==> 10-25: inputs <==
==> flow/design.v <==
`timescale 1ns/1ps
module ddr2_test
	(
	input  wire          clk,
	input  wire          reset,
	input  wire          writes_en,
	input  wire          reads_en,
	input  wire          calib_done, 
	output reg           ib_re,
	input  wire [31:0]   ib_data,
	input  wire [7:0]    ib_count,  
	input  wire          ib_valid,
	input  wire          ib_empty,
	output reg           ob_we,
	output reg  [31:0]   ob_data,
	input  wire [9:0]    ob_count,
	output reg           p0_rd_en_o, 
	input  wire          p0_rd_empty,
	input  wire [31:0]   p0_rd_data,
	input  wire          p0_cmd_full,
	output reg           p0_cmd_en,
	output reg  [2:0]    p0_cmd_instr,
	output reg  [29:0]   p0_cmd_byte_addr,
	output wire [5:0]    p0_cmd_bl_o, 
	input  wire          p0_wr_full,
	output reg           p0_wr_en,
	output reg  [31:0]   p0_wr_data,
	output wire [3:0]    p0_wr_mask,
	output reg [26:0]		MEMORY_COUNT  
	);
localparam FIFO_SIZE      = 1024;
localparam BURST_LEN      = 10;   
wire        rd_fifo_afull;
reg  [29:0] cmd_byte_addr_wr, cmd_byte_addr_rd;
reg  [5:0]  burst_cnt;
reg         write_mode;
reg         read_mode;
reg         reset_d;
assign p0_cmd_bl_o = BURST_LEN - 1;
assign p0_wr_mask = 4'b0000;
always @(posedge clk) write_mode <= writes_en;
always @(posedge clk) read_mode <= reads_en;
always @(posedge clk) reset_d <= reset;
integer state;
localparam s_idle  = 0,
           s_write1 = 10,
           s_write2 = 11,
           s_write3 = 12,
           s_read1 = 20,
           s_read2 = 21,
           s_read3 = 22,
           s_read4 = 23,
			  s_writecmd0 = 30,
			  s_writecmd1 = 31,
			  s_readcmd0 = 40,
			  s_readcmd1 = 41;
always @(posedge clk) begin
	if (reset_d) begin
		state           	<= s_idle;
		burst_cnt       	<= BURST_LEN;
		cmd_byte_addr_wr  <= 0;
		cmd_byte_addr_rd  <= 0;
		p0_cmd_instr 		<= 3'b0;
		p0_cmd_byte_addr 	<= 30'b0;
		MEMORY_COUNT		<= 0;
		p0_cmd_instr 	<= 3'd0;
		p0_cmd_en 		<= 1'b0;
		p0_wr_en 		<= 1'b0;
		p0_rd_en_o 		<= 1'b0;
		ib_re 			<= 1'b0;
		ob_we 			<= 1'b0;
	end else begin
		case (state)
			s_idle: begin
				p0_cmd_en 	<= 1'b0;  
				p0_wr_en 	<= 1'b0;	
				p0_rd_en_o 	<= 1'b0;
				ib_re 		<= 1'b0;
				ob_we 		<= 1'b0;
				burst_cnt <= BURST_LEN;
				if ((p0_cmd_full == 1'b0) && (p0_cmd_en == 1'b0) && calib_done==1 && write_mode==1 && (ib_count >= BURST_LEN) && (MEMORY_COUNT<(27'd0-4*BURST_LEN))) begin
					state <= s_write1;
				end else if ((p0_cmd_full == 1'b0) && (p0_cmd_en == 1'b0) && calib_done==1 && read_mode==1 && (ob_count<(FIFO_SIZE-1-4*BURST_LEN) ) && (MEMORY_COUNT>4*BURST_LEN)) begin
					state <= s_readcmd0;
				end
			end
			s_write1: begin
				p0_wr_en <= 1'b0;					  
				ib_re <= 1'b1;
				state <= s_write2;
			end
			s_write2: begin
				ib_re <= 1'b0;
				if(ib_valid==1) begin
					p0_wr_data <= ib_data;
					burst_cnt <= burst_cnt - 1;
					state <= s_write3;
				end
			end
			s_write3: begin
				if (p0_wr_full == 1'b0) begin
					p0_wr_en   <= 1'b1;
					if (burst_cnt == 6'd0) begin
						state <= s_writecmd0;
						MEMORY_COUNT	  <= MEMORY_COUNT+4*BURST_LEN;
					end else begin
						state 			  <= s_write1;
					end
				end
			end
			s_writecmd0: begin
				p0_wr_en    	  <= 1'b0;
				p0_cmd_byte_addr <= cmd_byte_addr_wr;
				cmd_byte_addr_wr <= cmd_byte_addr_wr + 4*BURST_LEN;  
				p0_cmd_instr     <= 3'b000;
				state 			  <= s_writecmd1;
			end
			s_writecmd1: begin
				p0_cmd_en <= 1'b1;				 
				state <= s_idle;					 
			end
			s_readcmd0: begin
				p0_cmd_instr <= 3'b001;						 	 
				p0_cmd_byte_addr <= cmd_byte_addr_rd; 	 
				state <= s_readcmd1;	
			end
			s_readcmd1: begin
				p0_cmd_en <= 1'b1;					 
				state <= s_read1;	
			end
			s_read1: begin
				p0_cmd_en <= 1'b0;				  
				if (p0_rd_empty==0) begin 		  
					p0_rd_en_o  <= 1'b1;			  
					state <= s_read2;
				end
			end
			s_read2: begin
				ob_data <= p0_rd_data;		 
				p0_rd_en_o  <= 1'b0;					 	 
				state <= s_read3;
			end
			s_read3: begin
				ob_we 		  <= 1'b1;		 
				burst_cnt <= burst_cnt - 1;		 
				state <= s_read4;
			end
			s_read4: begin
				ob_we <= 1'b0;								 
				if ((burst_cnt == 6'd0)) begin 	 
					MEMORY_COUNT <= MEMORY_COUNT - 4*BURST_LEN; 			 
					cmd_byte_addr_rd	<= cmd_byte_addr_rd + 4*BURST_LEN;  
					state <= s_idle;
				end else begin
					state <= s_read1;
				end
			end
		endcase
	end
end
endmodule
==> flow/run.sh <==
#!/bin/bash
# the make line also repeats each setting of config.mk as NAME=value (left out here)
make -C /OpenROAD-flow-scripts/flow DESIGN_CONFIG=/design/flow/config.mk WORK_HOME=/design/flow/orfs CLKGATE_MAP_FILE= finish
==> flow/config.mk <==
export PLATFORM = sky130hd
export DESIGN_NAME = ddr2_test
export DESIGN_NICKNAME = ddr2_test
export VERILOG_FILES = /design/flow/design.v
export SDC_FILE = /design/flow/constraint.sdc
export NUM_CORES = 4
export LEC_CHECK = 0
export CAP_MARGIN = 20
export CELL_PAD_IN_SITES_GLOBAL_PLACEMENT = 0
export CORE_ASPECT_RATIO = 0.5
export CORE_MARGIN = 9
export CORE_UTILIZATION = 40
export CTS_CLUSTER_DIAMETER = 340
export CTS_CLUSTER_SIZE = 71
export GPL_TIMING_DRIVEN = 0
export PLACE_DENSITY = 0.35
export SETUP_SLACK_MARGIN = -0.22
export SLEW_MARGIN = 20
export TNS_END_PERCENT = 5
==> flow/constraint.sdc <==
create_clock -name core_clock -period 3.0 [get_ports {clk}]
set_input_delay 0.6000 -clock core_clock [delete_from_list [all_inputs] [get_ports {clk}]]
set_output_delay 0.6000 -clock core_clock [all_outputs]
set_load 0.01 [all_outputs]
==> 11-14: changes against 10-25 <==
CELL_PAD_IN_SITES_GLOBAL_PLACEMENT = unset   (was 0)
CORE_ASPECT_RATIO = unset   (was 0.5)
CORE_MARGIN = 2   (was 9)
CORE_UTILIZATION = 57   (was 40)
CTS_CLUSTER_DIAMETER = unset   (was 340)
CTS_CLUSTER_SIZE = 35   (was 71)
GPL_TIMING_DRIVEN = 1   (was 0)
PLACE_DENSITY = unset   (was 0.35)
SETUP_SLACK_MARGIN = 0.05   (was -0.22)
TNS_END_PERCENT = unset   (was 5)
==> flow/constraint.sdc (replaced) <==
create_clock -name core_clock -period 1.9 [get_ports {clk}]
set_input_delay 0.3800 -clock core_clock [delete_from_list [all_inputs] [get_ports {clk}]]
set_output_delay 0.3800 -clock core_clock [all_outputs]
set_load 0.01 [all_outputs]
==> qor summary <==
| item | 10-25 | 11-14 |
|---|---|---|
| Status | finished clean | finished with violations |
| Layout check failures | - | setup timing |
| Cycle use final | 82.2% | 103% |
| Static leakage | 3.87 nW | 4.31 nW |
| Final Core Density | 57.3% | 83.9% |
| Die Ht | 120 um | 125 um |
| First element of the critical path | MEMORY_COUNT[6] | burst_cnt[2] |
| Maximum number of pins on one net before global-route repair | 33 | 101 |
| Met1 Track Usage GR | 24.0% | 35.3% |
| Shortest period the worst path allows | 2.46 ns | 1.95 ns |
| Largest fanout of any net on the critical path | 10 | 4 |
| Final standard cell area without fillers | 11400 sq um | 12100 sq um |
| Clock transition at the registers of the reported paths | 0.07 ns | 0.08 ns |
| Worst path max stage delay | 0.48 ns | 0.41 ns |

==> inputs of 09-07 <==
// ddr2_test: RTL as listed in full above, without the edits since
Settings: LEC_CHECK=0, CAP_MARGIN=0, CORE_MARGIN=2, CORE_UTILIZATION=65, CTS_CLUSTER_SIZE=32, PLACE_DENSITY=0.6, SLEW_MARGIN=20; clock period 2.05 ns.
run.sh (not shown) runs the stock make flow with config.mk's settings and CLKGATE_MAP_FILE=.
==> 05-06: changes against 09-07 <==
--- a/flow/config.mk
+++ b/flow/config.mk
@@ -7,7 +7,5 @@
 export LEC_CHECK = 0
-export CAP_MARGIN = 0
+export CAP_MARGIN = 30
 export CORE_MARGIN = 2
-export CORE_UTILIZATION = 65
-export CTS_CLUSTER_SIZE = 32
-export PLACE_DENSITY = 0.6
+export CORE_UTILIZATION = 40
 export SLEW_MARGIN = 20
==> flow/constraint.sdc (replaced) <==
create_clock -name core_clock -period 3.4 [get_ports {clk}]
set_input_delay 0.6800 -clock core_clock [delete_from_list [all_inputs] [get_ports {clk}]]
set_output_delay 0.6800 -clock core_clock [all_outputs]
set_load 0.01 [all_outputs]
==> 03-21: changes against 09-07 <==
--- a/flow/config.mk
+++ b/flow/config.mk
@@ -7,6 +7,5 @@
 export LEC_CHECK = 0
-export CAP_MARGIN = 0
+export CAP_MARGIN = 20
 export CORE_MARGIN = 2
-export CORE_UTILIZATION = 65
-export CTS_CLUSTER_SIZE = 32
+export CORE_UTILIZATION = 58
 export PLACE_DENSITY = 0.6
==> flow/constraint.sdc (replaced) <==
create_clock -name core_clock -period 1.35 [get_ports {clk}]
set_input_delay 0.2700 -clock core_clock [delete_from_list [all_inputs] [get_ports {clk}]]
set_output_delay 0.2700 -clock core_clock [all_outputs]
set_load 0.01 [all_outputs]
==> flow_summary.json <==
{
  "outcome": "no timing/DRC/antenna violations",
  "cp.depth": 1,
  "critPathRequiredTime_ns": 2.72,
  "finalInstanceArea_um2": 11200,
  "min_from": "state[11]$_DFF_P_",
  "critPathTopFamily": "buffers and inverters",
  "endpoint": "MEMORY_COUNT[6]",
  "dieArea_um2": 21900,
  "n_all_buffers": 219,
  "comb_share_pct": 30.6,
  "p_clk_share_pct": 44.5,
  "hold_depth": 2
}
[end of results for 05-06]
==> flow_summary.json <==
{
  "outcome": "no timing/DRC/antenna violations",
  "cp_data_arrival_time_ns": 2.40,
  "comb_share_pct": 30.7,
  "hold_depth": 1,
  "p_clk_share_pct": 42.5,
  "cp.depth": 7,
  "critPathRequiredTime_ns": 2.42,
  "combinationalPowerShare_pct": 3.8,
  "min_from": "reset",
  "n_all_buffers": 256,
  "setup_viol": 0,
  "syn_to_final_growth_pct": 37.2,
  "critPathTopFamily": "AND-OR/OR-AND gates",
  "crit_path_max_fanout": 7
}
[end of results for 09-07]
==> flow_summary.json <==
{
  "synthMuxAreaShare_pct": 3.47,
  "topCellsByArea": "dfxtp_1, edfxtp_1, nor2_1, xnor2_1, a21oi_1",
  "die_h_um": 124,
  "compound_area_share_pct": 9.17,
  "async_flop_share_pct": 0,
  "ys_area_um2": 8300,
  "lastStage": "4_1_cts",
  "port_buffers": 210,
  "fp_util_pct": 59.6,
  "outcome": "aborted with a tool error",
  "dpl.hpwl_um": 19600,
  "ys.flops": 196,
  "dieArea_um2": 15300,
  "common_cells": "nor2_1, dfxtp_1, edfxtp_1",
  "most_common_cell": "nor2_1",
  "tool.error": "[ERROR DPL-0038] Utilization greater than 100%, impossible to legalize"
}
[end of results for 03-21]

==> inputs of 05-16 <==
Starts from the design.v that is shown in full above.
Settings: LEC_CHECK=0, CAP_MARGIN=20, CORE_ASPECT_RATIO=0.5, CORE_MARGIN=2, CORE_UTILIZATION=40, CTS_CLUSTER_DIAMETER=342, CTS_CLUSTER_SIZE=94, PLACE_DENSITY=0.6, SLEW_MARGIN=20, TNS_END_PERCENT=15; clock period 3.0 ns.
==> inputs of 03-12, as changes to 05-16 <==
Settings changed: CORE_ASPECT_RATIO 0.5 to default, CORE_UTILIZATION 40 to 58, CTS_CLUSTER_DIAMETER 342 to default, CTS_CLUSTER_SIZE 94 to default, PLACE_DENSITY 0.6 to default, SETUP_SLACK_MARGIN from default to -0.05, TNS_END_PERCENT 15 to default.
==> flow/constraint.sdc (replaced) <==
create_clock -name core_clock -period 1.99 [get_ports {clk}]
set_input_delay 0.3980 -clock core_clock [delete_from_list [all_inputs] [get_ports {clk}]]
set_output_delay 0.3980 -clock core_clock [all_outputs]
set_load 0.01 [all_outputs]
==> inputs of 07-14, as changes to 05-16 <==
Settings changed: CORE_ASPECT_RATIO 0.5 to default, CTS_CLUSTER_DIAMETER 342 to default, CTS_CLUSTER_SIZE 94 to default, PLACE_DENSITY 0.6 to default, SETUP_SLACK_MARGIN from default to 0.36, TNS_END_PERCENT 15 to default.
==> flow/constraint.sdc (replaced) <==
create_clock -name core_clock -period 1.35 [get_ports {clk}]
set_input_delay 0.2700 -clock core_clock [delete_from_list [all_inputs] [get_ports {clk}]]
set_output_delay 0.2700 -clock core_clock [all_outputs]
set_load 0.01 [all_outputs]
==> inputs of 03-27, as changes to 05-16 <==
Settings changed: CELL_PAD_IN_SITES_GLOBAL_PLACEMENT from default to 3, CORE_MARGIN 2 to 3, CTS_CLUSTER_DIAMETER 342 to 340, CTS_CLUSTER_SIZE 94 to 71, GPL_TIMING_DRIVEN from default to 0, PLACE_DENSITY 0.6 to 0.35, SETUP_SLACK_MARGIN from default to -0.22, TNS_END_PERCENT 15 to 5.
==> results.txt <==
The following summarizes the physical implementation.

Power and ir drop
The maximum vdd drop is 0.362 mV. The analysis attributes to net switching a power of roughly 1.1 mW. The internal cell power is 4.10 mW. In this run, the combinational gates consume 3.4% of the power. Total power normalized to cell area comes to 467 nW/um^2.

STA
On the final layout, the worst hold slack is ~0.48 ns.

Job
The number of maximum-capacitance violations recorded for the run is 0.

CTS
The clock tree has to reach 196 sinks. The H-tree depth is 4. The number of gates resized after CTS was 0.

Drt
The per-cell via count in the routed design is about 5.1. The first detailed-routing pass took 5 iterations. In this run, the number of DRC markers left after iteration 0 of detailed routing was 360. The count of antenna-violating nets left after detailed routing is 0.

Outcome
The flow ran to the end and the layout has no timing, DRC or antenna violations.

Setup path
The worst reg2reg path startpoint is state[10].

Floorplanning
The region available for standard cell placement spans 20500 sq um.
[end of results for 05-16]
==> results.txt <==
The following summarizes the physical implementation.

Outcome
The checks that failed were setup timing. The flow ran to the end, but the layout failed its checks.

Setup path
The worst register-to-register path begins at burst_cnt[4].

STA
Once routing completed, OpenROAD measured the worst setup slack at -0.635 ns. The smallest hold slack is 0.267 ns. The end-of-flow timing check tallies setup violations at 92.

Power and ir drop
The internal cell power is 8.89 mW. Looking at the power breakdown, combinational cells take 5.5% of the total. The highest supply drop recorded on VDD is 1.22 mV.

Floorplanning
Per the OpenROAD floorplan log, the area of the core is 20300 sq um.

Job
The count of maximum capacitance violations is 0.
[end of results for 07-14]
==> results.txt <==
The following summarizes the physical implementation.

Outcome
The flow ran to the end, but the layout failed its checks. The reasons given for failing layout checks are setup timing.

STA
The smallest hold slack is 0.418 ns. The setup violation total in the final timing report is 1. In the post-route analysis, the smallest setup slack over all paths is -0.000645 ns.

Job
The count of maximum capacitance violations is 0.

Floorplanning
The placeable core region is 13900 sq um.

CTS
The H-tree generated during clock tree synthesis spans 4 levels. Gates resized during post-CTS repair numbered 1.

Drt
The per-cell via count in the routed design is 5.60. The count of TritonRoute iterations in the first routing pass is 4. The count of antenna-violating nets left after detailed routing is 0.

Power and ir drop
The power report puts the net switching power at 1.59 mW. The maximum vdd drop is 0.616 mV. The report lists the power per cell area as around 680 nW/um^2.

Setup path
The worst reg2reg path startpoint is cmd_byte_addr_wr[14].
[end of results for 03-12]
==> results.txt <==
This note records the results obtained with Yosys and OpenROAD.

Synth
The fraction of registers with async set/reset is 0%. The main area contributors are sky130_fd_sc_hd__dfxtp_1 32%, sky130_fd_sc_hd__edfxtp_1 23%, sky130_fd_sc_hd__nor2_1 6.2%. The synthesized design spends more area on one cell type than any other, namely sky130_fd_sc_hd__dfxtp_1. By count the netlist is led by 138 x sky130_fd_sc_hd__nor2_1, 132 x sky130_fd_sc_hd__dfxtp_1, 64 x sky130_fd_sc_hd__edfxtp_1, 52 x sky130_fd_sc_hd__xnor2_1, 48 x sky130_fd_sc_hd__a21oi_1. The number of library cell types mapped by synthesis is 56. The most common cell in the synthesized netlist is sky130_fd_sc_hd__nor2_1. The synthesis report names the predominant flop master as sky130_fd_sc_hd__dfxtp_1. The synthesized netlist devotes around 1.1% of its cell area to adder and majority cells. The count of mapped cells out of synthesis is 827. The count of warnings emitted by yosys is 1.

Outcome
The stopping stage is 3_3_place_gp. The run stopped with a tool error. The tool reported: "[ERROR GPL-0301] Utilization 104.073 % exceeds 100%".

Floorplanning
The die outline height is around 110 um. The placeable core region is 19900 sq um. In the floorplan report the effective utilization is 41.7%.
[end of results for 03-27]
Power and IR drop assume default switching activity.
